--- run.sh ---
#!/bin/bash
# the make line also repeats each setting of config.mk as NAME=value (left out here)
make -C /OpenROAD-flow-scripts/flow DESIGN_CONFIG=/design/flow/config.mk WORK_HOME=/design/flow/orfs CLKGATE_MAP_FILE= finish
--- config.mk ---
export PLATFORM = sky130hd
export DESIGN_NAME = CPU
export DESIGN_NICKNAME = CPU
export VERILOG_FILES = /design/flow/design.v
export SDC_FILE = /design/flow/constraint.sdc
export NUM_CORES = 4
export LEC_CHECK = 0
export ABC_AREA = 1
export CAP_MARGIN = 20
export CORE_MARGIN = 2
export CORE_UTILIZATION = 72
export PLACE_DENSITY = 0.39
export SETUP_SLACK_MARGIN = 1.5
export SLEW_MARGIN = 20
--- constraint.sdc ---
create_clock -name core_clock -period 2.56 [get_ports {clk}]
set_input_delay 0.5120 -clock core_clock [delete_from_list [all_inputs] [get_ports {clk}]]
set_output_delay 0.5120 -clock core_clock [all_outputs]
set_load 0.01 [all_outputs]
--- design.v ---
module ALU (
    input [15:0] data1,
    input [15:0] data2,
    input [3:0] alu_op,  
    output reg [15:0] result
);
    always @(*) begin
        case (alu_op)
            4'b0000: result = data1 + data2;  
            4'b0001: result = data1 - data2;  
            4'b0010: result = data1 & data2;  
            4'b0011: result = data1 | data2;  
            4'b0100: result = data1 ^ data2;  
            4'b0101: result = ~data1;         
            4'b0110: result = data1 << data2[3:0];  
            4'b0111: result = data1 >> data2[3:0];  
            4'b1000: result = (data1 < data2) ? 16'b1 : 16'b0;  
            default: result = 16'b0;
        endcase
    end
endmodule
module Control_Unit (
    input [15:0] instr,
    output reg [3:0] alu_op,
    output reg mem_read,
    output reg mem_write,
    output reg reg_write,
    output reg [3:0] write_reg
);
    always @(*) begin
        case(instr[15:12])
            4'b0000: begin  
                alu_op = 4'b0000;
                mem_read = 1'b0;
                mem_write = 1'b0;
                reg_write = 1'b0;
                write_reg = 4'b0000;
            end
            4'b0001: begin  
                alu_op = 4'b0000;
                mem_read = 1'b0;
                mem_write = 1'b0;
                reg_write = 1'b1;
                write_reg = instr[11:8];
            end
            4'b0010: begin  
                alu_op = 4'b0001;
                mem_read = 1'b0;
                mem_write = 1'b0;
                reg_write = 1'b1;
                write_reg = instr[11:8];
            end
            4'b0011: begin  
                alu_op = 4'b0010;
                mem_read = 1'b0;
                mem_write = 1'b0;
                reg_write = 1'b1;
                write_reg = instr[11:8];
            end
            4'b0100: begin  
                alu_op = 4'b0011;
                mem_read = 1'b0;
                mem_write = 1'b0;
                reg_write = 1'b1;
                write_reg = instr[11:8];
            end
            4'b0101: begin  
                alu_op = 4'b0000;  
                mem_read = 1'b1;
                mem_write = 1'b0;
                reg_write = 1'b1;
                write_reg = instr[11:8];
            end
            4'b0110: begin  
                alu_op = 4'b0000;  
                mem_read = 1'b0;
                mem_write = 1'b1;
                reg_write = 1'b0;
                write_reg = 4'b0000;
            end
            default: begin
                alu_op = 4'b0000;
                mem_read = 1'b0;
                mem_write = 1'b0;
                reg_write = 1'b0;
                write_reg = 4'b0000;
            end
        endcase
    end
endmodule
module Register_File (
    input clk,
    input reset,
    input [3:0] read_reg1,
    input [3:0] read_reg2,
    input [3:0] write_reg,
    input [15:0] write_data,
    input reg_write,
    output [15:0] reg_data1,
    output [15:0] reg_data2
);
    reg [15:0] registers [0:15];
    integer i;
    always @(posedge clk or posedge reset) begin
        if(reset) begin
            for(i=0;i<16;i=i+1)
                registers[i]<=16'b0;
                end
        else if (reg_write) begin
            registers[write_reg] <= write_data;
        end
    end
    assign reg_data1 = registers[read_reg1];
    assign reg_data2 = registers[read_reg2];
endmodule
module Hazard_Detection_Unit (
    input [15:0] if_id_instr,
    input id_ex_mem_read,
    input [3:0] id_ex_write_reg,
    output reg hazard_detected
);
    always @(*) begin
        hazard_detected = (id_ex_mem_read &&
                           (id_ex_write_reg == if_id_instr[11:8] ||
                            id_ex_write_reg == if_id_instr[7:4]));
    end
endmodule
module CPU (
    input clk, 
    input reset, 
    output [15:0] pc, 
    input [15:0] instr, 
    output [15:0] alu_out, 
    output mem_read, 
    output mem_write, 
    input [15:0] mem_data
);
    reg [15:0] pc_reg;
    reg [15:0] if_id_instr;
    reg [15:0] id_ex_reg_data1, id_ex_reg_data2;
    reg [3:0] id_ex_alu_op;
    reg [15:0] id_ex_instr;
    reg id_ex_mem_read, id_ex_mem_write, id_ex_reg_write;
    reg [3:0] id_ex_write_reg;
    wire [15:0] alu_result;
    wire hazard_detected;
    wire [15:0] rf_reg_data1, rf_reg_data2;
    wire [3:0] alu_op;
    wire reg_write;
    wire [3:0] write_reg;
    wire [15:0] write_data;
    reg [15:0] ex_mem_alu_result;
    reg ex_mem_mem_read, ex_mem_mem_write, ex_mem_reg_write;
    reg [3:0] ex_mem_write_reg;
    always @(posedge clk or posedge reset) begin
        if (reset) begin
            pc_reg <= 0;
            if_id_instr <= 16'b0;
        end else if (!hazard_detected) begin
            pc_reg <= pc_reg + 1;
            if_id_instr <= instr;
        end
    end
    Control_Unit cu (
        .instr(if_id_instr), 
        .alu_op(alu_op), 
        .mem_read(mem_read), 
        .mem_write(mem_write), 
        .reg_write(reg_write), 
        .write_reg(write_reg)
    );
    Register_File rf (
        .clk(clk), 
        .reset(reset),
        .read_reg1(if_id_instr[11:8]), 
        .read_reg2(if_id_instr[7:4]), 
        .write_reg(ex_mem_write_reg), 
        .write_data(write_data), 
        .reg_write(ex_mem_reg_write), 
        .reg_data1(rf_reg_data1), 
        .reg_data2(rf_reg_data2)
    );
    ALU alu (
        .data1(id_ex_reg_data1), 
        .data2(id_ex_reg_data2), 
        .alu_op(id_ex_alu_op), 
        .result(alu_result)
    );
    Hazard_Detection_Unit hdu (
        .if_id_instr(if_id_instr),
        .id_ex_mem_read(id_ex_mem_read),
        .id_ex_write_reg(id_ex_write_reg),
        .hazard_detected(hazard_detected)
    );
    assign pc = pc_reg;
    assign alu_out = ex_mem_alu_result;
    always @(posedge clk or posedge reset) begin
        if (reset) begin
            id_ex_reg_data1 <= 16'b0;
            id_ex_reg_data2 <= 16'b0;
            id_ex_alu_op <= 4'b0;
            id_ex_instr <= 16'b0;
            id_ex_mem_read <= 1'b0;
            id_ex_mem_write <= 1'b0;
            id_ex_reg_write <= 1'b0;
            id_ex_write_reg <= 4'b0;
        end else if (!hazard_detected) begin
            id_ex_reg_data1 <= rf_reg_data1;
            id_ex_reg_data2 <= rf_reg_data2;
            id_ex_alu_op <= alu_op;
            id_ex_instr <= if_id_instr;
            id_ex_mem_read <= mem_read;
            id_ex_mem_write <= mem_write;
            id_ex_reg_write <= reg_write;
            id_ex_write_reg <= write_reg;
        end
    end
    always @(posedge clk or posedge reset) begin
        if (reset) begin
            ex_mem_alu_result <= 16'b0;
            ex_mem_mem_read <= 1'b0;
            ex_mem_mem_write <= 1'b0;
            ex_mem_reg_write <= 1'b0;
            ex_mem_write_reg <= 4'b0;
        end else begin
            ex_mem_alu_result <= alu_result;
            ex_mem_mem_read <= id_ex_mem_read;
            ex_mem_mem_write <= id_ex_mem_write;
            ex_mem_reg_write <= id_ex_reg_write;
            ex_mem_write_reg <= id_ex_write_reg;
        end
    end
    assign write_data = ex_mem_mem_read ? mem_data : ex_mem_alu_result;
endmodule
==> results of run 1 <==
==> per-stage QoR <==
stage | setup TNS, ns | area, um2
3_5_place_dp | -0.0164 | 19900
3_3_place_gp | 0 | 19900
2_1_floorplan | -906.88 | 18700
==> impl_metrics.env, run 1 <==
# yosys + openroad results
export IMPL_fa_ha_area_share_pct=1.41
export IMPL_synth_cellmix_compoundShare_pct=13.4
export IMPL_io_buffer_count=63
export IMPL_synth_async_reset_ratio_pct=100
export IMPL_common_cells="nand2_1, dfrtp_1, o21ai_0"
export IMPL_die_size_y_um=163
export IMPL_haltStage="4_1_cts"
export IMPL_yosysTopAreaCellShare_pct=47.6
export IMPL_hpwl_um=46000
export IMPL_ys_seq_share_pct=47.7
export IMPL_die_area_um2=26600
export IMPL_gp_congestion=1.12
export IMPL_synthFlopType="dfrtp_1"
export IMPL_ios=68
export IMPL_yosys_area_um2=18300
export IMPL_edf_count=0
export IMPL_synthCells=2498
export IMPL_placementRows=58
export IMPL_first_error="[ERROR DPL-0033] detailed placement checks failed during check placement."
export IMPL_numSynthFlops=348
export IMPL_topCellsByArea="dfrtp_1, nand2_1, o21ai_0"
export IMPL_synth_cell_area_um2=18300
export IMPL_synthMuxAreaShare_pct=0
export IMPL_synth_cell_types=37
export IMPL_placed_cells=2872
export IMPL_ys_cells=2498
export IMPL_initCoreUtil_pct=72.9
export IMPL_core_area_um2=25000
export IMPL_ys_sh_xor_pct=1.82
export IMPL_pre_cts_ws_ns=-0.0164
export IMPL_yosysMostFrequentCell="nand2_1"
export IMPL_synth_logic_top_family="simple AND/OR/NAND/NOR gates"
export IMPL_fp_nets=2552
export IMPL_outcome="did not finish"
export IMPL_yosys_warnings=6
export IMPL_simple_gate_share_pct=28.9
export IMPL_die_w_um=163
export IMPL_syn_mean_instance_area_um2=7.31
export IMPL_yosysTopAreaCell="dfrtp_1"
==> run 2, diff against run 1 <==
CAP_MARGIN = 15   (was 20)
CORE_ASPECT_RATIO = 1.35   (was default)
CORE_UTILIZATION = 45   (was 72)
PLACE_DENSITY = 0.63   (was 0.39)
SETUP_SLACK_MARGIN = default   (was 1.5)
TNS_END_PERCENT = 85   (was default)
clock period = 2.36 ns   (was 2.56 ns; I/O delays follow)
==> impl_metrics.env, run 2 <==
# yosys + openroad results
export IMPL_cpMostUsedCell="nand2_1"
export IMPL_holdWs_ns=0.248
export IMPL_worstReg2RegStart="id_ex_reg_data2[1]"
export IMPL_synth_async_reset_ratio_pct=100
export IMPL_combPwrFrac_pct=32.0
export IMPL_worst_clock_skew_ns=0.0263
export IMPL_syn_mean_instance_area_um2=7.31
export IMPL_cts_root_buffer="clkbuf_16"
export IMPL_topCellsByArea="dfrtp_1, nand2_1, o21ai_0"
export IMPL_initCoreUtil_pct=45.7
export IMPL_max_slew_margin_pct=50.4
export IMPL_antenna_cells=0
export IMPL_outcome="failed layout checks"
export IMPL_ir_worst_vdd_mv=0.678
export IMPL_ant_nets=0
export IMPL_synth_cellmix_compoundShare_pct=13.4
export IMPL_drc=0
export IMPL_worstHoldPathType="in2async"
export IMPL_finalHoldViolations=0
export IMPL_detail_route_wl_per_cell_um=22.9
export IMPL_hpwl_um=50600
export IMPL_cp_arrival_ns=2.93
export IMPL_power_switching_uw=8220
export IMPL_crit_slowest_cell="dfrtp_1"
export IMPL_switching_share_pct=37.2
export IMPL_period_needed_ns=2.49
export IMPL_synth_cell_area_um2=18300
export IMPL_tool_warnings=35
export IMPL_max_cap_violations=0
export IMPL_ios=68
export IMPL_crit_buf_inv=3
export IMPL_edf_count=0
export IMPL_ctsHoldBuffers=0
export IMPL_numSynthFlops=348
export IMPL_yosys_warnings=6
export IMPL_top_power_group="sequential cells"
export IMPL_yosys_area_um2=18300
export IMPL_synthCells=2498
export IMPL_die_area_um2=42200
export IMPL_fp_nets=2552
export IMPL_worstSetupEndpoint="ex_mem_alu_result[15]"
export IMPL_pwr_density_cell_nw_per_um2=993
export IMPL_worst_slack_ns=-0.131
export IMPL_grt_usage_pct=35.1
export IMPL_antenna_found_initial=1
export IMPL_crit_required_ns=2.80
export IMPL_synth_cell_types=37
export IMPL_synthMuxAreaShare_pct=0
export IMPL_clkPwrFrac_pct=28.3
export IMPL_p_seq_share_pct=39.8
export IMPL_pg_clk_uw=6240
export IMPL_grt_pass1_wl_um=109000
export IMPL_dr_pass1_iters=6
export IMPL_seqCellArea_um2=8710
export IMPL_ys_seq_share_pct=47.7
export IMPL_dr_total_vias=18461
export IMPL_ys_sh_xor_pct=1.82
export IMPL_path_class="reg2reg"
export IMPL_critPathTopFamily="simple AND/OR/NAND/NOR gates"
export IMPL_synthFlopType="dfrtp_1"
export IMPL_cts_buffers=37
export IMPL_nFillCells=3935
export IMPL_maxSlewViolCount=0
export IMPL_finalSetupViolations=8
export IMPL_power_internal_uw=13900
export IMPL_core_area_um2=40000
export IMPL_cp_startpoint="id_ex_reg_data2[1]"
export IMPL_drt_iter0_markers=1925
export IMPL_cts_sinks=348
export IMPL_viasPerCell=5.74
export IMPL_area_growth_syn_to_layout_pct=21.9
export IMPL_gp_congestion=1.06
export IMPL_gr_total_overflow=0
export IMPL_ys_cells=2498
export IMPL_simple_gate_share_pct=28.9
export IMPL_r2r_end="ex_mem_alu_result[15]"
export IMPL_start_kind="register"
export IMPL_comb_area_um2=8700
export IMPL_placementRows=85
export IMPL_cts_max_level=2
export IMPL_crit_chain="inv_2 -> ha_4 -> inv_2 -> nor2_4 -> nand2_4 -> buf_12 -> nor4_4 -> nor3_1 -> nor2b_2 -> ha_4 -> nand2_1 -> nand2_1 -> a21oi_1 -> nand2_1 -> a21oi_2 -> nand3_1 -> nand3_1 -> nand2_1"
export IMPL_p_comb_uw=7060
export IMPL_die_w_um=177
export IMPL_clkTransAtPathRegs_ns=0.07
export IMPL_worst_slew_pin_slew_ns=0.743
export IMPL_cts_tree="built"
export IMPL_p_seq_uw=8780
export IMPL_synth_logic_top_family="simple AND/OR/NAND/NOR gates"
export IMPL_die_size_y_um=238
export IMPL_common_cells="nand2_1, dfrtp_1, o21ai_0"
export IMPL_r2r_cells=18
export IMPL_pre_cts_ws_ns=-0.464
export IMPL_cp_num_cells=18
export IMPL_yosysTopAreaCell="dfrtp_1"
export IMPL_critPathMaxStageDelay_ns=0.40
export IMPL_clk_path_buf_depth=3
export IMPL_finalClockPeriodUsage_pct=106
export IMPL_wl_um=73600
export IMPL_clock_latency_ns=0.55
export IMPL_rsz0062_at_grt="true"
export IMPL_nNetsFinal=2719
export IMPL_grt_pass1_vias=17637
export IMPL_fa_ha_area_share_pct=1.41
export IMPL_p_leak_uw=0.0106
export IMPL_so_violations="setup timing"
export IMPL_yosysTopAreaCellShare_pct=47.6
export IMPL_grt_max_degree=65
export IMPL_max_freq_ghz=0.401
export IMPL_yosysMostFrequentCell="nand2_1"
export IMPL_io_buffer_count=63
export IMPL_endpoint_kind="register"
export IMPL_r2r_setup_slack_ns=-0.13
export IMPL_critPathMaxFanout=4
==> run 2: through the flow <==
| step | power [uW] | instance area (um2) | util, % | std cells | setup TNS (ns) |
|---|---|---|---|---|---|
| after floorplan | 12100 | 18300 | - | 2498 | -963.02 |
| after global routing | 23300 | 22300 | 55.6 | 3214 | -2.17 |
| after CTS | 21900 | 22200 | 55.4 | 3213 | -0.495 |
| final | 22100 | 22300 | 55.6 | 3214 | -0.523 |
| after global placement | 15100 | 20500 | 51.3 | 3141 | -3.91 |
| after detailed placement | 15200 | 20500 | 51.3 | 3141 | -4.16 |
==> run 2: layout make-up <==
class	count	share of cell area, %
Clock buffer	45	4.57
Clock inverter	21	1.17
Inverter	210	3.56
Multi-Input combinational cell	1837	39.1
Sequential cell	348	39.1
Tap cell	522	2.94
Timing Repair Buffer	231	9.55
==> run 2: layer usage <==
metal | wire length [um] | vias to the layer above | GRT usage [%] | part of all wire, %
li1 | - | 8379 | - | -
met1 | 27200 | 8768 | 41.8 | 37
met2 | 34800 | 979 | 58.5 | 47
met3 | 5940 | 333 | 6.28 | 8.1
met4 | 5650 | 2 | 21.7 | 7.7
met5 | 9 | - | 0 | 0.012
==> run 2: repair_timing <==
| action | in CTS | in global routing |
|---|---|---|
| endpoints found under the setup margin | 13 | 13 |
| endpoints found under the hold margin | 0 | 0 |
| buffers inserted | 6 | 1 |
| pin swaps | 37 | 14 |
| gates resized | 83 | 26 |
==> run 3, diff against run 2 <==
ABC_AREA = default   (was 1)
CAP_MARGIN = 5   (was 15)
CORE_ASPECT_RATIO = default   (was 1.35)
CORE_UTILIZATION = 38   (was 45)
CTS_CLUSTER_SIZE = 87   (was default)
GPL_TIMING_DRIVEN = 0   (was default)
MAX_ROUTING_LAYER = met5   (was default)
PLACE_DENSITY = default   (was 0.63)
SETUP_SLACK_MARGIN = 0.02   (was default)
SLEW_MARGIN = 35   (was 20)
TNS_END_PERCENT = default   (was 85)
clock period = 4.81 ns   (was 2.36 ns; I/O delays follow)
==> impl_metrics.env, run 3 <==
# yosys + openroad results
export IMPL_outcome="no timing/DRC/antenna violations"
export IMPL_synthCells=1954
export IMPL_drc=0
export IMPL_ys_seq_share_pct=48.0
export IMPL_dr_pass1_iters=7
export IMPL_switching_share_pct=38.4
export IMPL_drt_iter0_markers=2761
export IMPL_clk_path_buf_depth=3
export IMPL_cts_tree="built"
export IMPL_die_size_y_um=223
export IMPL_worstReg2RegStart="if_id_instr[9]"
export IMPL_crit_chain="buf_2 -> buf_4 -> buf_6 -> nor2_2 -> nand2_1 -> o21ai_0 -> a21oi_1 -> a21o_1"
export IMPL_antenna_found_initial=3
export IMPL_clock_latency_ns=0.60
export IMPL_initCoreUtil_pct=38.3
export IMPL_grt_pass1_wl_um=145000
export IMPL_crit_slowest_cell="o21ai_0"
export IMPL_max_slew_margin_pct=29.2
export IMPL_cp_startpoint="if_id_instr[9]"
export IMPL_clkTransAtPathRegs_ns=0.06
export IMPL_area_growth_syn_to_layout_pct=18.7
export IMPL_fp_nets=2008
export IMPL_grt_usage_pct=42.6
export IMPL_synth_logic_top_family="AND-OR/OR-AND gates"
export IMPL_cp_num_cells=8
export IMPL_whs_endpoint="ex_mem_reg_write"
export IMPL_grt_pass1_vias=17696
export IMPL_critPathTopFamily="AND-OR/OR-AND gates"
export IMPL_placementRows=80
export IMPL_max_cap_violations=0
export IMPL_hold_start="id_ex_reg_write"
export IMPL_synth_cellmix_compoundShare_pct=23.6
export IMPL_edf_count=0
export IMPL_synthFlopType="dfrtp_1"
export IMPL_cts_buffers=43
export IMPL_yosysMostFrequentCell="dfrtp_1"
export IMPL_tool_warnings=33
export IMPL_combPwrFrac_pct=28.9
export IMPL_ys_sh_xor_pct=2.27
export IMPL_cp_arrival_ns=4.43
export IMPL_cts_sinks=348
export IMPL_hold_path_depth=0
export IMPL_cts_max_level=2
export IMPL_period_needed_ns=3.95
export IMPL_cts_root_buffer="clkbuf_16"
export IMPL_gr_total_overflow=0
export IMPL_yosys_area_um2=18200
export IMPL_post_cts_buffers=0
export IMPL_simple_gate_share_pct=16.2
export IMPL_yosys_warnings=6
export IMPL_synth_cell_types=83
export IMPL_finalSetupViolations=0
export IMPL_r2r_end="id_ex_reg_data1[15]"
export IMPL_finalClockPeriodUsage_pct=82.2
export IMPL_crit_buf_inv=3
export IMPL_dr_total_vias=18133
export IMPL_power_switching_uw=4340
export IMPL_place_area_um2=20100
export IMPL_hpwl_um=74600
export IMPL_worst_slew_pin_slew_ns=1.04
export IMPL_worstSetupEndpoint="id_ex_reg_data1[15]"
export IMPL_p_leak_uw=0.00872
export IMPL_detail_route_wl_per_cell_um=38.9
export IMPL_pwr_density_cell_nw_per_um2=524
export IMPL_r2r_setup_slack_ns=0.86
export IMPL_numSynthFlops=348
export IMPL_p_seq_share_pct=40.8
export IMPL_syn_mean_instance_area_um2=9.29
export IMPL_yosysTopAreaCellShare_pct=47.8
export IMPL_critPathMaxStageDelay_ns=0.86
export IMPL_start_kind="register"
export IMPL_synth_async_reset_ratio_pct=100
export IMPL_ir_worst_vdd_mv=0.303
export IMPL_finalHoldViolations=0
export IMPL_critPathMaxFanout=10
export IMPL_endpoint_kind="register"
export IMPL_holdWs_ns=0.382
export IMPL_top_power_group="sequential cells"
export IMPL_max_freq_ghz=0.253
export IMPL_worst_clock_skew_ns=0.0311
export IMPL_worstHoldPathType="reg2reg"
export IMPL_ctsHoldBuffers=0
export IMPL_ant_nets=0
export IMPL_r2r_cells=8
export IMPL_io_buffer_count=63
export IMPL_wl_um=106000
export IMPL_pg_clk_uw=3420
export IMPL_ys_cells=1954
export IMPL_yosysTopAreaCell="dfrtp_1"
export IMPL_fa_ha_area_share_pct=1.42
export IMPL_core_area_um2=47400
export IMPL_die_w_um=223
export IMPL_viasPerCell=6.65
export IMPL_die_area_um2=49500
export IMPL_synth_cell_area_um2=18200
export IMPL_power_internal_uw=6950
export IMPL_synthMuxAreaShare_pct=3.62
export IMPL_fin_area_um2=21500
export IMPL_ios=68
export IMPL_grt_max_degree=28
export IMPL_antenna_cells=0
export IMPL_common_cells="dfrtp_1, nor2_1, a21oi_1"
export IMPL_gp_congestion=1.02
export IMPL_clkPwrFrac_pct=30.3
export IMPL_p_comb_uw=3260
export IMPL_maxSlewViolCount=0
export IMPL_crit_required_ns=5.29
export IMPL_path_class="reg2reg"
export IMPL_cts_resized_gates=0
export IMPL_topCellsByArea="dfrtp_1, a21oi_1, nor2_1"
export IMPL_rsz0062_at_grt="false"
export IMPL_nNetsFinal=2137
export IMPL_p_seq_uw=4600
run 3: per-stage QoR:
stage | TNS (ns) | worst slack (ns) | power (uW) | std cells | util, %
after floorplan | -280.94 | -0.810 | 6180 | 1954 | -
final | 0 | 0.856 | 11300 | 2728 | 45.4
after global routing | 0 | 0.945 | 11700 | 2728 | 45.4
after global placement | -1183.96 | -3.43 | 7610 | 2632 | 41.2
after CTS | 0 | 1.24 | 11100 | 2728 | 45.4
after detailed placement | 0 | 1.25 | 7720 | 2653 | 42.4
run 3: cell type report:
type	count	area, um2
Tap cell	615	769
Multi-Input combinational cell	1419	8650
Clock buffer	55	1190
Fill cell	4643	25900
Buffer	167	878
Inverter	20	78.8
Sequential cell	348	8710
Clock inverter	20	241
Timing Repair Buffer	84	1030
run 3: metal layers:
metal	vias up	share of wire [%]	routed length, um	track usage, %
li1	7390	-	-	-
met2	1309	42	44800	62.9
met4	4	7.7	8190	27.9
met1	9038	38	40800	53.9
met5	-	0.025	27	0
met3	392	12	12300	13.1
==> run 4, diff against run 3 <==
CAP_MARGIN = 20   (was 5)
CORE_UTILIZATION = 72   (was 38)
CTS_CLUSTER_DIAMETER = 377   (was default)
CTS_CLUSTER_SIZE = 22   (was 87)
GPL_TIMING_DRIVEN = default   (was 0)
MAX_ROUTING_LAYER = default   (was met5)
PLACE_DENSITY_LB_ADDON = 0.27   (was default)
SETUP_SLACK_MARGIN = 0.5   (was 0.02)
SLEW_MARGIN = 20   (was 35)
clock period = 3.46 ns   (was 4.81 ns; I/O delays follow)
==> impl_metrics.env, run 4 <==
# yosys + openroad results
export IMPL_outcome="no timing/DRC/antenna violations"
export IMPL_grt_usage_pct=52.6
export IMPL_post_route_util_pct=81.2
export IMPL_cp_num_cells=15
export IMPL_synth_async_reset_ratio_pct=100
export IMPL_drt_iter0_markers=3976
export IMPL_synth_cell_area_um2=18200
export IMPL_switching_share_pct=39.3
export IMPL_holdWs_ns=0.407
export IMPL_synth_cell_types=83
export IMPL_hold_start="id_ex_reg_write"
export IMPL_clock_latency_ns=0.55
export IMPL_hold_path_depth=0
export IMPL_viasPerCell=7.79
export IMPL_synthFlopType="dfrtp_1"
export IMPL_path_class="reg2reg"
export IMPL_yosysMostFrequentCell="dfrtp_1"
export IMPL_grt_max_degree=89
export IMPL_critPathMaxFanout=4
export IMPL_yosys_area_um2=18200
export IMPL_placementRows=58
export IMPL_core_area_um2=25000
export IMPL_critPathMaxStageDelay_ns=0.43
export IMPL_ir_worst_vdd_mv=0.705
export IMPL_top_power_group="sequential cells"
export IMPL_power_internal_uw=8170
export IMPL_drc=0
export IMPL_area_growth_syn_to_layout_pct=11.6
export IMPL_place_area_um2=19300
export IMPL_crit_buf_inv=2
export IMPL_yosysTopAreaCell="dfrtp_1"
export IMPL_detail_route_wl_per_cell_um=30.0
export IMPL_finalSetupViolations=0
export IMPL_antenna_found_initial=1
export IMPL_initCoreUtil_pct=72.7
export IMPL_worstReg2RegStart="id_ex_reg_data2[1]"
export IMPL_cp_startpoint="id_ex_reg_data2[1]"
export IMPL_cts_buffers=19
export IMPL_combPwrFrac_pct=34.6
export IMPL_crit_required_ns=3.84
export IMPL_die_size_y_um=163
export IMPL_ys_cells=1954
export IMPL_nFillCells=1559
export IMPL_worst_slew_pin_slew_ns=1.12
export IMPL_finalClockPeriodUsage_pct=91.7
export IMPL_ys_seq_share_pct=48.0
export IMPL_pg_clk_uw=2460
export IMPL_p_comb_uw=4660
export IMPL_pwr_density_cell_nw_per_um2=664
export IMPL_clk_path_buf_depth=3
export IMPL_worstSetupEndpoint="ex_mem_alu_result[15]"
export IMPL_gp_congestion=1.11
export IMPL_p_seq_uw=6340
export IMPL_crit_chain="inv_2 -> ha_4 -> nand2b_4 -> nor3_4 -> and3b_2 -> a31oi_1 -> xnor2_1 -> ha_1 -> a21o_1 -> a21o_1 -> a221o_1 -> a31oi_1 -> buf_4 -> xnor2_2 -> o211ai_2"
export IMPL_r2r_end="ex_mem_alu_result[15]"
export IMPL_max_freq_ghz=0.315
export IMPL_clkTransAtPathRegs_ns=0.10
export IMPL_finalHoldViolations=0
export IMPL_synth_cellmix_compoundShare_pct=23.6
export IMPL_crit_slowest_cell="dfrtp_1"
export IMPL_max_slew_margin_pct=24.8
export IMPL_simple_gate_share_pct=16.2
export IMPL_wl_um=70600
export IMPL_yosys_warnings=6
export IMPL_clkPwrFrac_pct=18.3
export IMPL_r2r_setup_slack_ns=0.29
export IMPL_fa_ha_area_share_pct=1.42
export IMPL_synth_logic_top_family="AND-OR/OR-AND gates"
export IMPL_topCellsByArea="dfrtp_1, a21oi_1, nor2_1"
export IMPL_ios=68
export IMPL_tool_warnings=35
export IMPL_gr_total_overflow=0
export IMPL_worst_clock_skew_ns=0.0150
export IMPL_die_area_um2=26500
export IMPL_maxSlewViolCount=0
export IMPL_synthCells=1954
export IMPL_endpoint_kind="register"
export IMPL_grt_pass1_vias=17154
export IMPL_dr_total_vias=18306
export IMPL_fp_nets=2008
export IMPL_power_switching_uw=5290
export IMPL_cts_root_buffer="clkbuf_16"
export IMPL_syn_mean_instance_area_um2=9.29
export IMPL_cts_sinks=348
export IMPL_cts_tree="built"
export IMPL_r2r_cells=15
export IMPL_cts_max_level=1
export IMPL_yosysTopAreaCellShare_pct=47.8
export IMPL_cp_arrival_ns=3.56
export IMPL_p_seq_share_pct=47.1
export IMPL_worstHoldPathType="reg2reg"
export IMPL_whs_endpoint="ex_mem_reg_write"
export IMPL_nNetsFinal=2064
export IMPL_fin_area_um2=20300
export IMPL_start_kind="register"
export IMPL_rsz0062_at_grt="true"
export IMPL_die_w_um=163
export IMPL_io_buffer_count=63
export IMPL_synthMuxAreaShare_pct=3.62
export IMPL_dr_pass1_iters=14
export IMPL_p_leak_uw=0.00817
export IMPL_period_needed_ns=3.17
export IMPL_critPathTopFamily="AND-OR/OR-AND gates"
export IMPL_hpwl_um=45700
export IMPL_edf_count=0
export IMPL_common_cells="dfrtp_1, nor2_1, a21oi_1"
export IMPL_ys_sh_xor_pct=2.27
export IMPL_max_cap_violations=0
export IMPL_ant_nets=0
export IMPL_numSynthFlops=348
export IMPL_grt_pass1_wl_um=104000
-- run 4: layout make-up --
class,instances,area [um2],area share [%]
diodes,5,12.5,0.0617
clock buffers,26,502,2.48
clock inverters,1,30.0,0.148
inverters,20,78.8,0.389
multi-input cells,1419,8740,43.1
flip-flops and latches,348,8720,43.0
well taps,330,413,2.04
repair buffers,202,1780,8.78
-- run 4: routing by layer --
| metal | GRT usage, % | routed length, um | vias to the layer above |
|---|---|---|---|
| met5 | 0 | 0 | - |
| li1 | - | - | 7210 |
| met2 | 75.6 | 29400 | 1902 |
| met4 | 34.7 | 6510 | 0 |
| met1 | 65.4 | 23200 | 8540 |
| met3 | 22.1 | 11500 | 654 |
-- run 4: per-stage QoR --
step | std cells | worst slack [ns] | setup TNS [ns] | power, uW
after global placement | 2289 | 0.174 | 0 | 10100
after global routing | 2346 | 0.178 | 0 | 13900
after floorplan | 1954 | -1.89 | -656.32 | 8590
final | 2351 | 0.287 | 0 | 13500
after detailed placement | 2289 | 0.0476 | 0 | 10400
after CTS | 2336 | 0.264 | 0 | 12900
-- run 4: timing repair --
action | 4_1_cts | 5_1_grt
pin swaps | 21 | 18
gates resized | 13 | 29
setup endpoints to repair | 6 | 18
setup buffers | 20 | 9
hold buffers | 0 | 0
==> run 5, diff against run 4 <==
ABC_AREA = 1   (was default)
CTS_CLUSTER_DIAMETER = 400   (was 377)
CTS_CLUSTER_SIZE = 100   (was 22)
PLACE_DENSITY = 0.41   (was default)
PLACE_DENSITY_LB_ADDON = default   (was 0.27)
SETUP_SLACK_MARGIN = default   (was 0.5)
clock period = 1.79 ns   (was 3.46 ns; I/O delays follow)
==> impl_metrics.env, run 5 <==
# yosys + openroad results
export IMPL_die_w_um=163
export IMPL_io_buffer_count=63
export IMPL_gp_congestion=1.10
export IMPL_synthMuxAreaShare_pct=0
export IMPL_die_area_um2=26600
export IMPL_grt_usage_pct=76.5
export IMPL_first_error="[ERROR GRT-0116] Global routing finished with congestion. Check the congestion regions in the DRC Viewer."
export IMPL_yosysTopAreaCellShare_pct=47.6
export IMPL_numSynthFlops=348
export IMPL_synthFlopType="dfrtp_1"
export IMPL_simple_gate_share_pct=28.9
export IMPL_ys_cells=2498
export IMPL_ys_seq_share_pct=47.7
export IMPL_outcome="did not finish"
export IMPL_core_area_um2=25000
export IMPL_place_area_um2=21500
export IMPL_hpwl_um=51000
export IMPL_cts_buffers=7
export IMPL_placementRows=58
export IMPL_synthCells=2498
export IMPL_yosys_warnings=6
export IMPL_yosys_area_um2=18300
export IMPL_cts_max_level=1
export IMPL_common_cells="nand2_1, dfrtp_1, o21ai_0"
export IMPL_ios=68
export IMPL_edf_count=0
export IMPL_syn_mean_instance_area_um2=7.31
export IMPL_synth_logic_top_family="simple AND/OR/NAND/NOR gates"
export IMPL_cts_sinks=348
export IMPL_yosysTopAreaCell="dfrtp_1"
export IMPL_fa_ha_area_share_pct=1.41
export IMPL_synth_cell_area_um2=18300
export IMPL_initCoreUtil_pct=72.9
export IMPL_topCellsByArea="dfrtp_1, nand2_1, o21ai_0"
export IMPL_cts_root_buffer="clkbuf_16"
export IMPL_ctsHoldBuffers=0
export IMPL_yosysMostFrequentCell="nand2_1"
export IMPL_haltStage="5_1_grt"
export IMPL_ys_sh_xor_pct=1.82
export IMPL_synth_cellmix_compoundShare_pct=13.4
export IMPL_clk_path_buf_depth=3
export IMPL_synth_async_reset_ratio_pct=100
export IMPL_die_size_y_um=163
export IMPL_fp_nets=2552
export IMPL_synth_cell_types=37
export IMPL_gr_total_overflow=13
[run 5: layer usage]
| layer | GRT overflow | global-route usage [%] |
|---|---|---|
| met5 | 0 | 30.3 |
| met4 | 6 | 70.3 |
| met3 | 3 | 64.4 |
| met2 | 4 | 91.8 |
| met1 | 0 | 77.9 |
[run 5: what timing repair did]
item | in CTS
endpoints found under the setup margin | 117
cloned | 6
pin swaps | 109
gates resized | 291
setup buffers | 71
[run 5: metrics by stage]
step	util, %	total power [uW]	setup WS, ns	std cells
floorplan	-	16300	-3.23	2498
global placement	85.7	20100	-0.682	3027
detailed placement	85.7	20700	-0.794	3027
CTS	92.6	24300	-0.751	3109
==> run 6, diff against run 5 <==
CORE_MARGIN = 9   (was 2)
CORE_UTILIZATION = 40   (was 72)
CTS_CLUSTER_DIAMETER = default   (was 400)
CTS_CLUSTER_SIZE = default   (was 100)
HOLD_SLACK_MARGIN = 0.09   (was default)
MAX_ROUTING_LAYER = met4   (was default)
MIN_ROUTING_LAYER = met2   (was default)
PLACE_DENSITY = 0.36   (was 0.41)
clock period = 2.81 ns   (was 1.79 ns; I/O delays follow)
==> impl_metrics.env, run 6 <==
# yosys + openroad results
export IMPL_ys_cells=2498
export IMPL_fin_area_um2=21700
export IMPL_common_cells="nand2_1, dfrtp_1, o21ai_0"
export IMPL_ant_nets=0
export IMPL_fa_ha_area_share_pct=1.41
export IMPL_fp_nets=2552
export IMPL_grt_usage_pct=50.9
export IMPL_stdcell_count=3251
export IMPL_max_freq_ghz=0.349
export IMPL_crit_buf_inv=1
export IMPL_critPathMaxStageDelay_ns=0.63
export IMPL_antenna_found_initial=0
export IMPL_crit_chain="inv_1 -> nor2_1 -> nand2_1 -> o22ai_1 -> nor2_1 -> nand3_1 -> nand2_1 -> o21ai_0"
export IMPL_gp_congestion=1.09
export IMPL_tool_warnings=40
export IMPL_pre_cts_ws_ns=-0.0959
export IMPL_worst_slack_ns=-0.0518
export IMPL_grt_pass1_wl_um=125000
export IMPL_cp_arrival_ns=3.37
export IMPL_r2r_setup_slack_ns=-0.05
export IMPL_hpwl_um=56900
export IMPL_worstReg2RegStart="if_id_instr[5]"
export IMPL_synth_logic_top_family="simple AND/OR/NAND/NOR gates"
export IMPL_hold_start="id_ex_reg_write"
export IMPL_ys_seq_share_pct=47.7
export IMPL_critPathTopFamily="simple AND/OR/NAND/NOR gates"
export IMPL_yosysTopAreaCell="dfrtp_1"
export IMPL_detail_route_wl_per_cell_um=27.0
export IMPL_numSynthFlops=348
export IMPL_die_w_um=232
export IMPL_cts_root_buffer="clkbuf_16"
export IMPL_die_area_um2=53700
export IMPL_p_seq_uw=7520
export IMPL_initCoreUtil_pct=40.9
export IMPL_syn_mean_instance_area_um2=7.31
export IMPL_finalClockPeriodUsage_pct=102
export IMPL_synth_async_reset_ratio_pct=100
export IMPL_cts_max_level=2
export IMPL_grt_max_degree=101
export IMPL_hold_path_depth=0
export IMPL_cts_buffers=41
export IMPL_power_internal_uw=11300
export IMPL_synth_cell_area_um2=18300
export IMPL_worstSetupEndpoint="id_ex_reg_data2[9]"
export IMPL_synthMuxAreaShare_pct=0
export IMPL_finalHoldViolations=0
export IMPL_drc=0
export IMPL_p_comb_uw=5700
export IMPL_crit_slowest_cell="nand2_1"
export IMPL_rsz0062_at_grt="true"
export IMPL_critPathMaxFanout=6
export IMPL_clkTransAtPathRegs_ns=0.06
export IMPL_dr_pass1_iters=17
export IMPL_period_needed_ns=2.86
export IMPL_pwr_density_cell_nw_per_um2=862
export IMPL_finalSetupViolations=1
export IMPL_ys_sh_xor_pct=1.82
export IMPL_so_violations="setup timing"
export IMPL_pg_clk_uw=5510
export IMPL_placementRows=77
export IMPL_core_area_um2=44600
export IMPL_cp_num_cells=8
export IMPL_synthFlopType="dfrtp_1"
export IMPL_yosys_area_um2=18300
export IMPL_combPwrFrac_pct=30.4
export IMPL_ios=68
export IMPL_yosys_warnings=6
export IMPL_placed_cells=3166
export IMPL_yosysMostFrequentCell="nand2_1"
export IMPL_switching_share_pct=39.9
export IMPL_cts_sinks=348
export IMPL_cp_startpoint="if_id_instr[5]"
export IMPL_worst_slew_pin_slew_ns=1.05
export IMPL_r2r_end="id_ex_reg_data2[9]"
export IMPL_clock_latency_ns=0.60
export IMPL_ctsHoldBuffers=0
export IMPL_p_leak_uw=0.0102
export IMPL_synthCells=2498
export IMPL_grt_pass1_vias=26792
export IMPL_place_area_um2=20200
export IMPL_worst_clock_skew_ns=0.0186
export IMPL_simple_gate_share_pct=28.9
export IMPL_nFillCells=4414
export IMPL_gr_total_overflow=0
export IMPL_die_size_y_um=232
export IMPL_top_power_group="sequential cells"
export IMPL_power_switching_uw=7470
export IMPL_r2r_cells=8
export IMPL_post_route_util_pct=48.7
export IMPL_edf_count=0
export IMPL_crit_required_ns=3.32
export IMPL_maxSlewViolCount=0
export IMPL_io_buffer_count=63
export IMPL_nNetsFinal=2677
export IMPL_area_growth_syn_to_layout_pct=19.0
export IMPL_max_slew_margin_pct=30.1
export IMPL_drt_iter0_markers=7099
export IMPL_comb_area_um2=8490
export IMPL_path_class="reg2reg"
export IMPL_outcome="failed layout checks"
export IMPL_endpoint_kind="register"
export IMPL_seqCellArea_um2=8710
export IMPL_ir_worst_vdd_mv=0.607
export IMPL_synth_cellmix_compoundShare_pct=13.4
export IMPL_start_kind="register"
export IMPL_wl_um=87900
export IMPL_cts_tree="built"
export IMPL_viasPerCell=7.95
export IMPL_dr_total_vias=25835
export IMPL_yosysTopAreaCellShare_pct=47.6
export IMPL_worstHoldPathType="reg2reg"
export IMPL_max_cap_violations=0
export IMPL_synth_cell_types=37
export IMPL_topCellsByArea="dfrtp_1, nand2_1, o21ai_0"
export IMPL_whs_endpoint="ex_mem_reg_write"
export IMPL_clkPwrFrac_pct=29.4
export IMPL_p_seq_share_pct=40.2
export IMPL_clk_path_buf_depth=3
-- run 6: per-layer routing --
metal / wire [um] / track usage, % / vias up
li1: - / - / 8271
met1: 0 / - / 8744
met2: 37300 / 54.6 / 7542
met3: 37100 / 65.6 / 1278
met4: 13400 / 18.7 / 0
met5: 0 / - / -
-- run 6: final cells by class --
type                            count  area share, %
Timing Repair Buffer              185           7.69
Multi-Input combinational cell   1837           39.1
Antenna cell                        8         0.0922
Sequential cell                   348           40.1
Inverter                          210           3.68
Clock inverter                     10          0.478
Tap cell                          592           3.41
Clock buffer                       61           5.45
-- run 6: through the flow --
stage / hold slack (ns) / power (uW) / TNS, ns
after floorplan: 0.354 / 10200 / -837.28
after global placement: 0.357 / 12500 / -0.0621
after detailed placement: 0.360 / 12600 / -0.139
after CTS: 0.383 / 17900 / 0
after global routing: 0.394 / 19500 / -0.0638
final: 0.379 / 18700 / -0.0518
-- run 6: repair_timing --
item,in CTS,in global routing
resized,4,37
pin swaps,0,9
buffers inserted,0,6
endpoints found under the setup margin,3,14
==> run 7, diff against run 6 <==
ABC_AREA = 0   (was 1)
CAP_MARGIN = 0   (was 20)
CELL_PAD_IN_SITES_DETAIL_PLACEMENT = 1   (was default)
CELL_PAD_IN_SITES_GLOBAL_PLACEMENT = 1   (was default)
CORE_ASPECT_RATIO = 0.6   (was default)
CTS_CLUSTER_SIZE = 83   (was default)
SLEW_MARGIN = 15   (was 20)
TNS_END_PERCENT = 60   (was default)
clock period = 2.12 ns   (was 2.81 ns; I/O delays follow)
==> impl_metrics.env, run 7 <==
# yosys + openroad results
export IMPL_synth_async_reset_ratio_pct=100
export IMPL_ys_seq_share_pct=48.0
export IMPL_ys_sh_xor_pct=2.27
export IMPL_first_error="[ERROR GRT-0116] Global routing finished with congestion. Check the congestion regions in the DRC Viewer."
export IMPL_cts_buffers=38
export IMPL_core_area_um2=44100
export IMPL_ys_cells=1954
export IMPL_grt_usage_pct=68.8
export IMPL_numSynthFlops=348
export IMPL_yosysMostFrequentCell="dfrtp_1"
export IMPL_synthFlopType="dfrtp_1"
export IMPL_yosysTopAreaCellShare_pct=47.8
export IMPL_die_w_um=293
export IMPL_synth_cellmix_compoundShare_pct=23.6
export IMPL_synth_cell_types=83
export IMPL_die_size_y_um=183
export IMPL_outcome="did not finish"
export IMPL_cts_root_buffer="clkbuf_16"
export IMPL_cts_sinks=348
export IMPL_yosys_area_um2=18200
export IMPL_clk_path_buf_depth=3
export IMPL_synthCells=1954
export IMPL_hpwl_um=67600
export IMPL_common_cells="dfrtp_1, nor2_1, a21oi_1"
export IMPL_synth_logic_top_family="AND-OR/OR-AND gates"
export IMPL_ctsHoldBuffers=0
export IMPL_gr_total_overflow=26
export IMPL_placementRows=59
export IMPL_ios=68
export IMPL_edf_count=0
export IMPL_haltStage="5_1_grt"
export IMPL_synthMuxAreaShare_pct=3.62
export IMPL_synth_cell_area_um2=18200
export IMPL_fp_nets=2008
export IMPL_placed_cells=2807
export IMPL_initCoreUtil_pct=41.2
export IMPL_gp_congestion=1.11
export IMPL_fa_ha_area_share_pct=1.42
export IMPL_yosys_warnings=6
export IMPL_cts_max_level=2
export IMPL_io_buffer_count=63
export IMPL_topCellsByArea="dfrtp_1, a21oi_1, nor2_1"
export IMPL_yosysTopAreaCell="dfrtp_1"
export IMPL_simple_gate_share_pct=16.2
export IMPL_die_area_um2=53600
export IMPL_syn_mean_instance_area_um2=9.29
export IMPL_pre_cts_ws_ns=-1.20
run 7: what timing repair did:
| item | CTS |
|---|---|
| pin swaps | 118 |
| gates resized | 303 |
| setup endpoints to repair | 84 |
| buffers inserted | 68 |
| gates cloned | 9 |
run 7: through the flow:
stage                     setup TNS, ns  cell area (um2)
after CTS                        -12.87            25400
after detailed placement         -25.59            22200
after global placement           -22.64            22200
after floorplan                -1033.91            18200
run 7: per-layer routing:
metal | GRT usage (%) | GRT overflow
met3 | 82.4 | 25
met1 | - | -
met2 | 71.7 | 1
met5 | - | -
met4 | 39.8 | 0
==> run 8, diff against run 7 <==
ABC_AREA = default   (was 0)
CAP_MARGIN = 20   (was 0)
CELL_PAD_IN_SITES_DETAIL_PLACEMENT = default   (was 1)
CELL_PAD_IN_SITES_GLOBAL_PLACEMENT = default   (was 1)
CORE_ASPECT_RATIO = default   (was 0.6)
CORE_MARGIN = 2   (was 9)
CTS_CLUSTER_SIZE = default   (was 83)
HOLD_SLACK_MARGIN = default   (was 0.09)
MAX_ROUTING_LAYER = default   (was met4)
MIN_ROUTING_LAYER = default   (was met2)
PLACE_DENSITY = default   (was 0.36)
SETUP_SLACK_MARGIN = 0.09   (was default)
SLEW_MARGIN = 20   (was 15)
TNS_END_PERCENT = default   (was 60)
clock period = 3.14 ns   (was 2.12 ns; I/O delays follow)
==> impl_metrics.env, run 8 <==
# yosys + openroad results
export IMPL_route_met3_wl_um=7350
export IMPL_cp_num_cells=11
export IMPL_clk_path_buf_depth=3
export IMPL_worst_slew_pin_slew_ns=1.19
export IMPL_cts_max_level=2
export IMPL_finalClockPeriodUsage_pct=98.7
export IMPL_placed_cells=2638
export IMPL_r2r_setup_slack_ns=0.04
export IMPL_finalHoldViolations=0
export IMPL_combPwrFrac_pct=29.6
export IMPL_clkTransAtPathRegs_ns=0.06
export IMPL_synthCells=1954
export IMPL_drt_met1_wl_um=30300
export IMPL_stdcell_count=2716
export IMPL_ant_nets=0
export IMPL_ios=68
export IMPL_synth_async_reset_ratio_pct=100
export IMPL_synth_logic_top_family="AND-OR/OR-AND gates"
export IMPL_ys_cells=1954
export IMPL_edf_count=0
export IMPL_wl_met2_um=31900
export IMPL_start_kind="register"
export IMPL_dr_pass1_iters=6
export IMPL_gr_total_overflow=0
export IMPL_ys_seq_share_pct=48.0
export IMPL_crit_required_ns=3.57
export IMPL_ir_worst_vdd_mv=0.433
export IMPL_synthFlopType="dfrtp_1"
export IMPL_core_area_um2=45100
export IMPL_io_buffer_count=63
export IMPL_synth_cell_types=83
export IMPL_wl_um=73200
export IMPL_synth_cell_area_um2=18200
export IMPL_power_internal_uw=10600
export IMPL_antenna_found_initial=4
export IMPL_hold_start="id_ex_reg_write"
export IMPL_yosysMostFrequentCell="dfrtp_1"
export IMPL_r2r_end="ex_mem_alu_result[15]"
export IMPL_outcome="no timing/DRC/antenna violations"
export IMPL_period_needed_ns=3.10
export IMPL_placementRows=78
export IMPL_whs_endpoint="ex_mem_reg_write"
export IMPL_max_cap_violations=0
export IMPL_top_power_group="sequential cells"
export IMPL_initCoreUtil_pct=40.3
export IMPL_hold_path_depth=0
export IMPL_cpMostUsedCell="xnor2_1"
export IMPL_tool_warnings=35
export IMPL_die_area_um2=47100
export IMPL_cts_root_buffer="clkbuf_16"
export IMPL_top_layer="met4"
export IMPL_maxSlewViolCount=0
export IMPL_max_slew_margin_pct=20.5
export IMPL_yosysTopAreaCell="dfrtp_1"
export IMPL_power_switching_uw=5910
export IMPL_grt_max_degree=60
export IMPL_cp_arrival_ns=3.53
export IMPL_max_freq_ghz=0.323
export IMPL_critPathMaxFanout=3
export IMPL_worst_clock_skew_ns=0.0280
export IMPL_p_total_uw=16500
export IMPL_worstSetupEndpoint="ex_mem_alu_result[15]"
export IMPL_yosysTopAreaCellShare_pct=47.8
export IMPL_grt_usage_pct=31.2
export IMPL_crit_slowest_cell="or4_4"
export IMPL_cp_startpoint="id_ex_reg_data2[10]"
export IMPL_hpwl_um=51300
export IMPL_rsz0062_at_grt="true"
export IMPL_cts_tree="built"
export IMPL_clock_latency_ns=0.58
export IMPL_clkPwrFrac_pct=28.5
export IMPL_numSynthFlops=348
export IMPL_syn_mean_instance_area_um2=9.29
export IMPL_crit_buf_inv=0
export IMPL_grt_pass1_wl_um=108000
export IMPL_gp_congestion=0.969
export IMPL_yosys_warnings=6
export IMPL_topCellsByArea="dfrtp_1, a21oi_1, nor2_1"
export IMPL_drt_iter0_markers=2416
export IMPL_cts_buffers=40
export IMPL_p_leak_uw=0.00881
export IMPL_die_w_um=217
export IMPL_drc=0
export IMPL_pwr_density_cell_nw_per_um2=760
export IMPL_yosys_area_um2=18200
export IMPL_synthMuxAreaShare_pct=3.62
export IMPL_detail_route_wl_per_cell_um=26.9
export IMPL_worstHoldPathType="reg2reg"
export IMPL_area_growth_syn_to_layout_pct=19.7
export IMPL_fa_ha_area_share_pct=1.42
export IMPL_viasPerCell=6.15
export IMPL_critPathMaxStageDelay_ns=0.55
export IMPL_simple_gate_share_pct=16.2
export IMPL_fp_nets=2008
export IMPL_worstReg2RegStart="id_ex_reg_data2[10]"
export IMPL_die_size_y_um=217
export IMPL_p_seq_share_pct=41.8
export IMPL_common_cells="dfrtp_1, nor2_1, a21oi_1"
export IMPL_crit_chain="or4_4 -> nor4_4 -> nor2_1 -> xnor2_1 -> ha_1 -> and2_4 -> and3_2 -> a221o_1 -> a31oi_1 -> xnor2_1 -> o211ai_2"
export IMPL_endpoint_kind="register"
export IMPL_ys_sh_xor_pct=2.27
export IMPL_switching_share_pct=35.8
export IMPL_cts_sinks=348
export IMPL_dr_total_vias=16701
export IMPL_nNetsFinal=2140
export IMPL_r2r_cells=11
export IMPL_grt_pass1_vias=16064
export IMPL_finalSetupViolations=0
export IMPL_path_class="reg2reg"
export IMPL_pg_clk_uw=4710
export IMPL_synth_cellmix_compoundShare_pct=23.6
export IMPL_p_comb_uw=4890
export IMPL_p_seq_uw=6910
export IMPL_critPathTopFamily="simple AND/OR/NAND/NOR gates"
## run 8: stage by stage
step / util [%] / setup TNS [ns] / instance area (um2) / setup slack [ns] / hold WS [ns]
finish: 48.2 / 0 / 21700 / 0.0406 / 0.389
global route: 48.2 / -0.100 / 21700 / -0.0652 / 0.393
CTS: 47.9 / 0 / 21600 / 0.0587 / 0.390
detailed placement: 45.1 / 0 / 20300 / 0.0381 / 0.368
global placement: 45.1 / 0 / 20300 / 0.00452 / 0.367
floorplan: - / -745.41 / 18200 / -2.15 / 0.354
## run 8: cell type report
type                       count  area (um2)
clock buffer                  64        1170
timing repair buffer         257        2250
multi-input combinational   1419        8660
antenna                        1        2.50
clock inverter                 7         113
fill                        4306       23300
tap                          600         751
inverter                      20        78.8
sequential                   348        8710
## run 8: layer usage
metal / up-vias / global-route usage, %
met5: - / 0
met1: 8155 / 42.3
met2: 940 / 47.4
met4: 0 / 14.5
met3: 216 / 7.37
li1: 7390 / -
## run 8: what timing repair did
item	in CTS	in global routing
pin swaps	0	16
resized	1	14
hold buffers	0	0
endpoints found under the setup margin	1	6
buffers inserted	0	6
==> run 9, diff against run 8 <==
ABC_AREA = 1   (was default)
CORE_UTILIZATION = 72   (was 40)
CTS_CLUSTER_DIAMETER = 185   (was default)
CTS_CLUSTER_SIZE = 60   (was default)
PLACE_DENSITY_LB_ADDON = 0.27   (was default)
SETUP_SLACK_MARGIN = 0.49   (was 0.09)
clock period = 1.74 ns   (was 3.14 ns; I/O delays follow)
==> impl_metrics.env, run 9 <==
# yosys + openroad results
export IMPL_synthCells=2498
export IMPL_cts_buffers=9
export IMPL_synthMuxAreaShare_pct=0
export IMPL_fp_nets=2552
export IMPL_placementRows=58
export IMPL_placed_cells=3068
export IMPL_synth_async_reset_ratio_pct=100
export IMPL_cts_sinks=348
export IMPL_synth_cell_area_um2=18300
export IMPL_synth_logic_top_family="simple AND/OR/NAND/NOR gates"
export IMPL_gp_congestion=1.08
export IMPL_first_error="[ERROR GRT-0116] Global routing finished with congestion. Check the congestion regions in the DRC Viewer."
export IMPL_core_area_um2=25000
export IMPL_yosys_warnings=6
export IMPL_ys_sh_xor_pct=1.82
export IMPL_common_cells="nand2_1, dfrtp_1, o21ai_0"
export IMPL_cts_root_buffer="clkbuf_16"
export IMPL_pre_cts_ws_ns=-0.782
export IMPL_synth_cellmix_compoundShare_pct=13.4
export IMPL_yosysTopAreaCell="dfrtp_1"
export IMPL_yosysTopAreaCellShare_pct=47.6
export IMPL_hpwl_um=51900
export IMPL_edf_count=0
export IMPL_ctsHoldBuffers=0
export IMPL_io_buffer_count=63
export IMPL_gr_total_overflow=24
export IMPL_die_size_y_um=163
export IMPL_yosys_area_um2=18300
export IMPL_fa_ha_area_share_pct=1.41
export IMPL_topCellsByArea="dfrtp_1, nand2_1, o21ai_0"
export IMPL_grt_usage_pct=82.0
export IMPL_ys_cells=2498
export IMPL_ios=68
export IMPL_outcome="did not finish"
export IMPL_yosysMostFrequentCell="nand2_1"
export IMPL_synth_cell_types=37
export IMPL_die_w_um=163
export IMPL_die_area_um2=26600
export IMPL_haltStage="5_1_grt"
export IMPL_place_area_um2=21900
export IMPL_simple_gate_share_pct=28.9
export IMPL_syn_mean_instance_area_um2=7.31
export IMPL_initCoreUtil_pct=72.9
export IMPL_synthFlopType="dfrtp_1"
export IMPL_numSynthFlops=348
export IMPL_cts_max_level=1
export IMPL_ys_seq_share_pct=47.7
export IMPL_clk_path_buf_depth=3
==> run 9: routing by layer <==
| layer | overflow | track usage, % |
|---|---|---|
| met5 | 0 | 49.1 |
| met4 | 12 | 79.0 |
| met3 | 1 | 72.5 |
| met2 | 11 | 93.6 |
| met1 | 0 | 82.3 |
==> run 9: stage by stage <==
| step | utilization [%] | hold WS [ns] |
|---|---|---|
| after floorplan | - | 0.354 |
| after global placement | 87.5 | 0.370 |
| after detailed placement | 87.5 | 0.376 |
| after CTS | 95.0 | 0.0939 |
==> run 9: what timing repair did <==
action / CTS
gates resized: 349
setup buffers: 71
setup endpoints to repair: 376
pin swaps: 79
cloned: 11
==> run 10, diff against run 9 <==
CTS_CLUSTER_DIAMETER = 114   (was 185)
CTS_CLUSTER_SIZE = default   (was 60)
SETUP_SLACK_MARGIN = -0.14   (was 0.49)
clock period = 2.09 ns   (was 1.74 ns; I/O delays follow)
==> impl_metrics.env, run 10 <==
# yosys + openroad results
export IMPL_crit_slowest_cell="dfrtp_1"
export IMPL_critPathMaxStageDelay_ns=0.49
export IMPL_gr_total_overflow=0
export IMPL_clkPwrFrac_pct=27.3
export IMPL_worstSetupEndpoint="ex_mem_alu_result[15]"
export IMPL_yosysMostFrequentCell="nand2_1"
export IMPL_io_buffer_count=63
export IMPL_cp_arrival_ns=3.23
export IMPL_pwr_density_cell_nw_per_um2=1160
export IMPL_max_freq_ghz=0.356
export IMPL_topCellsByArea="dfrtp_1, nand2_1, o21ai_0"
export IMPL_antenna_found_initial=8
export IMPL_ir_worst_vdd_mv=1.25
export IMPL_synthFlopType="dfrtp_1"
export IMPL_power_internal_uw=16000
export IMPL_wl_um=79100
export IMPL_clock_latency_ns=0.55
export IMPL_nNetsFinal=2744
export IMPL_crit_required_ns=2.50
export IMPL_synth_cell_area_um2=18300
export IMPL_simple_gate_share_pct=28.9
export IMPL_ctsHoldBuffers=0
export IMPL_r2r_cells=16
export IMPL_grt_pass1_wl_um=118000
export IMPL_cts_root_buffer="clkbuf_16"
export IMPL_grt_usage_pct=59.3
export IMPL_syn_mean_instance_area_um2=7.31
export IMPL_synth_async_reset_ratio_pct=100
export IMPL_r2r_end="ex_mem_alu_result[15]"
export IMPL_ys_cells=2498
export IMPL_p_comb_uw=8870
export IMPL_synth_cellmix_compoundShare_pct=13.4
export IMPL_worst_slew_pin_slew_ns=0.722
export IMPL_finalHoldViolations=0
export IMPL_initCoreUtil_pct=72.9
export IMPL_critPathMaxFanout=5
export IMPL_p_leak_uw=0.0107
export IMPL_outcome="failed layout checks"
export IMPL_max_slew_margin_pct=51.9
export IMPL_start_kind="register"
export IMPL_drc=0
export IMPL_ys_sh_xor_pct=1.82
export IMPL_top_power_group="sequential cells"
export IMPL_ios=68
export IMPL_synth_cell_types=37
export IMPL_finalClockPeriodUsage_pct=134
export IMPL_detail_route_wl_per_cell_um=26.0
export IMPL_cp_startpoint="id_ex_reg_data2[2]"
export IMPL_rsz0062_at_grt="true"
export IMPL_critPathTopFamily="simple AND/OR/NAND/NOR gates"
export IMPL_worst_clock_skew_ns=0.0271
export IMPL_crit_chain="nor2_4 -> nand2_4 -> nor2_4 -> nand2_1 -> nand2_2 -> o21ai_1 -> xor2_1 -> ha_2 -> nand2_2 -> inv_1 -> a21oi_2 -> nand2_1 -> a21oi_2 -> nand3_1 -> nand3_1 -> nand2_1"
export IMPL_yosysTopAreaCellShare_pct=47.6
export IMPL_worstReg2RegStart="id_ex_reg_data2[2]"
export IMPL_die_area_um2=26600
export IMPL_tool_warnings=35
export IMPL_grt_max_degree=65
export IMPL_pg_clk_uw=7110
export IMPL_max_cap_violations=0
export IMPL_cpMostUsedCell="nand2_1"
export IMPL_clk_path_buf_depth=3
export IMPL_die_size_y_um=163
export IMPL_period_needed_ns=2.81
export IMPL_gp_congestion=1.08
export IMPL_synth_logic_top_family="simple AND/OR/NAND/NOR gates"
export IMPL_synthMuxAreaShare_pct=0
export IMPL_edf_count=0
export IMPL_placementRows=58
export IMPL_cts_max_level=2
export IMPL_path_class="reg2reg"
export IMPL_hpwl_um=48000
export IMPL_synthCells=2498
export IMPL_r2r_setup_slack_ns=-0.72
export IMPL_ant_nets=0
export IMPL_die_w_um=163
export IMPL_combPwrFrac_pct=34.0
export IMPL_final_setup_tns_ns=-8.24
export IMPL_crit_buf_inv=1
export IMPL_dr_pass1_iters=22
export IMPL_worst_slack_ns=-0.720
export IMPL_viasPerCell=6.99
export IMPL_cts_sinks=348
export IMPL_cts_buffers=36
export IMPL_p_seq_share_pct=38.7
export IMPL_numSynthFlops=348
export IMPL_clkTransAtPathRegs_ns=0.06
export IMPL_fa_ha_area_share_pct=1.41
export IMPL_post_route_util_pct=89.5
export IMPL_core_area_um2=25000
export IMPL_cts_tree="built"
export IMPL_maxSlewViolCount=0
export IMPL_switching_share_pct=38.8
export IMPL_dr_total_vias=21298
export IMPL_endpoint_kind="register"
export IMPL_fp_nets=2552
export IMPL_yosys_area_um2=18300
export IMPL_common_cells="nand2_1, dfrtp_1, o21ai_0"
export IMPL_power_switching_uw=10100
export IMPL_yosys_warnings=6
export IMPL_p_seq_uw=10100
export IMPL_ys_seq_share_pct=47.7
export IMPL_yosysTopAreaCell="dfrtp_1"
export IMPL_cp_num_cells=16
export IMPL_worstHoldPathType="in2async"
export IMPL_pre_cts_ws_ns=-0.432
export IMPL_grt_pass1_vias=20796
export IMPL_area_growth_syn_to_layout_pct=22.7
export IMPL_so_violations="setup timing"
export IMPL_finalSetupViolations=36
export IMPL_drt_iter0_markers=4969
## run 10: per-stage QoR
| stage | hold WS (ns) | instances | instance area (um2) | total power (uW) |
|---|---|---|---|---|
| 2_1_floorplan | 0.354 | 2498 | 18300 | 13700 |
| 3_3_place_gp | 0.397 | 2970 | 20500 | 16700 |
| 3_5_place_dp | 0.412 | 2970 | 20500 | 17100 |
| 4_1_cts | 0.296 | 3041 | 22100 | 24800 |
| 5_1_grt | 0.300 | 3046 | 22400 | 26800 |
| 6_report | 0.273 | 3048 | 22400 | 26100 |
## run 10: cell type report
class                      count  area (um2)
timing repair buffer         257        2340
tap                          330         413
sequential                   348        8710
fill                        1219        2640
clock buffer                  53        1090
inverter                     210         798
clock inverter                11         200
multi-input combinational   1837        8850
antenna                        2        5.00
## run 10: routing by layer
| layer | vias up | GRT usage, % | routed length [um] |
|---|---|---|---|
| li1 | 8445 | - | - |
| met1 | 9542 | 69.2 | 24200 |
| met2 | 2421 | 81.5 | 31000 |
| met3 | 884 | 32.1 | 15000 |
| met4 | 6 | 45.0 | 8860 |
| met5 | - | 3.22 | 40 |
## run 10: what timing repair did
item,4_1_cts,5_1_grt
setup endpoints to repair,15,29
buffers inserted,7,6
pin swaps,37,26
gates resized,60,70
==> run 11, diff against run 10 <==
ABC_AREA = default   (was 1)
CELL_PAD_IN_SITES_DETAIL_PLACEMENT = 0   (was default)
CELL_PAD_IN_SITES_GLOBAL_PLACEMENT = 3   (was default)
CORE_UTILIZATION = 67   (was 72)
CTS_CLUSTER_DIAMETER = 245   (was 114)
CTS_CLUSTER_SIZE = 26   (was default)
GPL_ROUTABILITY_DRIVEN = 0   (was default)
HOLD_SLACK_MARGIN = 0.09   (was default)
MAX_ROUTING_LAYER = met4   (was default)
MIN_ROUTING_LAYER = met2   (was default)
PLACE_DENSITY_LB_ADDON = 0.29   (was 0.27)
SETUP_SLACK_MARGIN = default   (was -0.14)
SLEW_MARGIN = 40   (was 20)
TNS_END_PERCENT = 5   (was default)
clock period = 2.89 ns   (was 2.09 ns; I/O delays follow)
==> impl_metrics.env, run 11 <==
# yosys + openroad results
export IMPL_outcome="did not finish"
export IMPL_haltStage="3_1_place_gp_skip_io"
export IMPL_first_error="[ERROR FLW-0024] Place density exceeds 1.0 (current PLACE_DENSITY_LB_ADDON =  0.29). Please check if the value of  PLACE_DENSITY_LB_ADDON is between 0 and 0.99."
export IMPL_synthCells=1954
export IMPL_yosys_area_um2=18200
export IMPL_fa_ha_area_share_pct=1.42
export IMPL_core_area_um2=26800
export IMPL_initCoreUtil_pct=67.7
export IMPL_syn_mean_instance_area_um2=9.29
export IMPL_ys_cells=1954
export IMPL_synthMuxAreaShare_pct=3.62
export IMPL_ys_seq_share_pct=48.0
export IMPL_die_w_um=169
export IMPL_topCellsByArea="dfrtp_1, a21oi_1, nor2_1"
export IMPL_yosys_warnings=6
export IMPL_synth_cell_types=83
export IMPL_numSynthFlops=348
export IMPL_synth_logic_top_family="AND-OR/OR-AND gates"
export IMPL_common_cells="dfrtp_1, nor2_1, a21oi_1"
export IMPL_yosysMostFrequentCell="dfrtp_1"
export IMPL_ys_sh_xor_pct=2.27
export IMPL_yosysTopAreaCell="dfrtp_1"
export IMPL_die_area_um2=28400
export IMPL_die_size_y_um=169
export IMPL_synth_cell_area_um2=18200
export IMPL_simple_gate_share_pct=16.2
export IMPL_yosysTopAreaCellShare_pct=47.8
export IMPL_edf_count=0
export IMPL_synth_async_reset_ratio_pct=100
export IMPL_fp_nets=2008
export IMPL_synthFlopType="dfrtp_1"
export IMPL_placementRows=60
export IMPL_synth_cellmix_compoundShare_pct=23.6
No activity file was given, so power comes from the tool's default toggle rates.
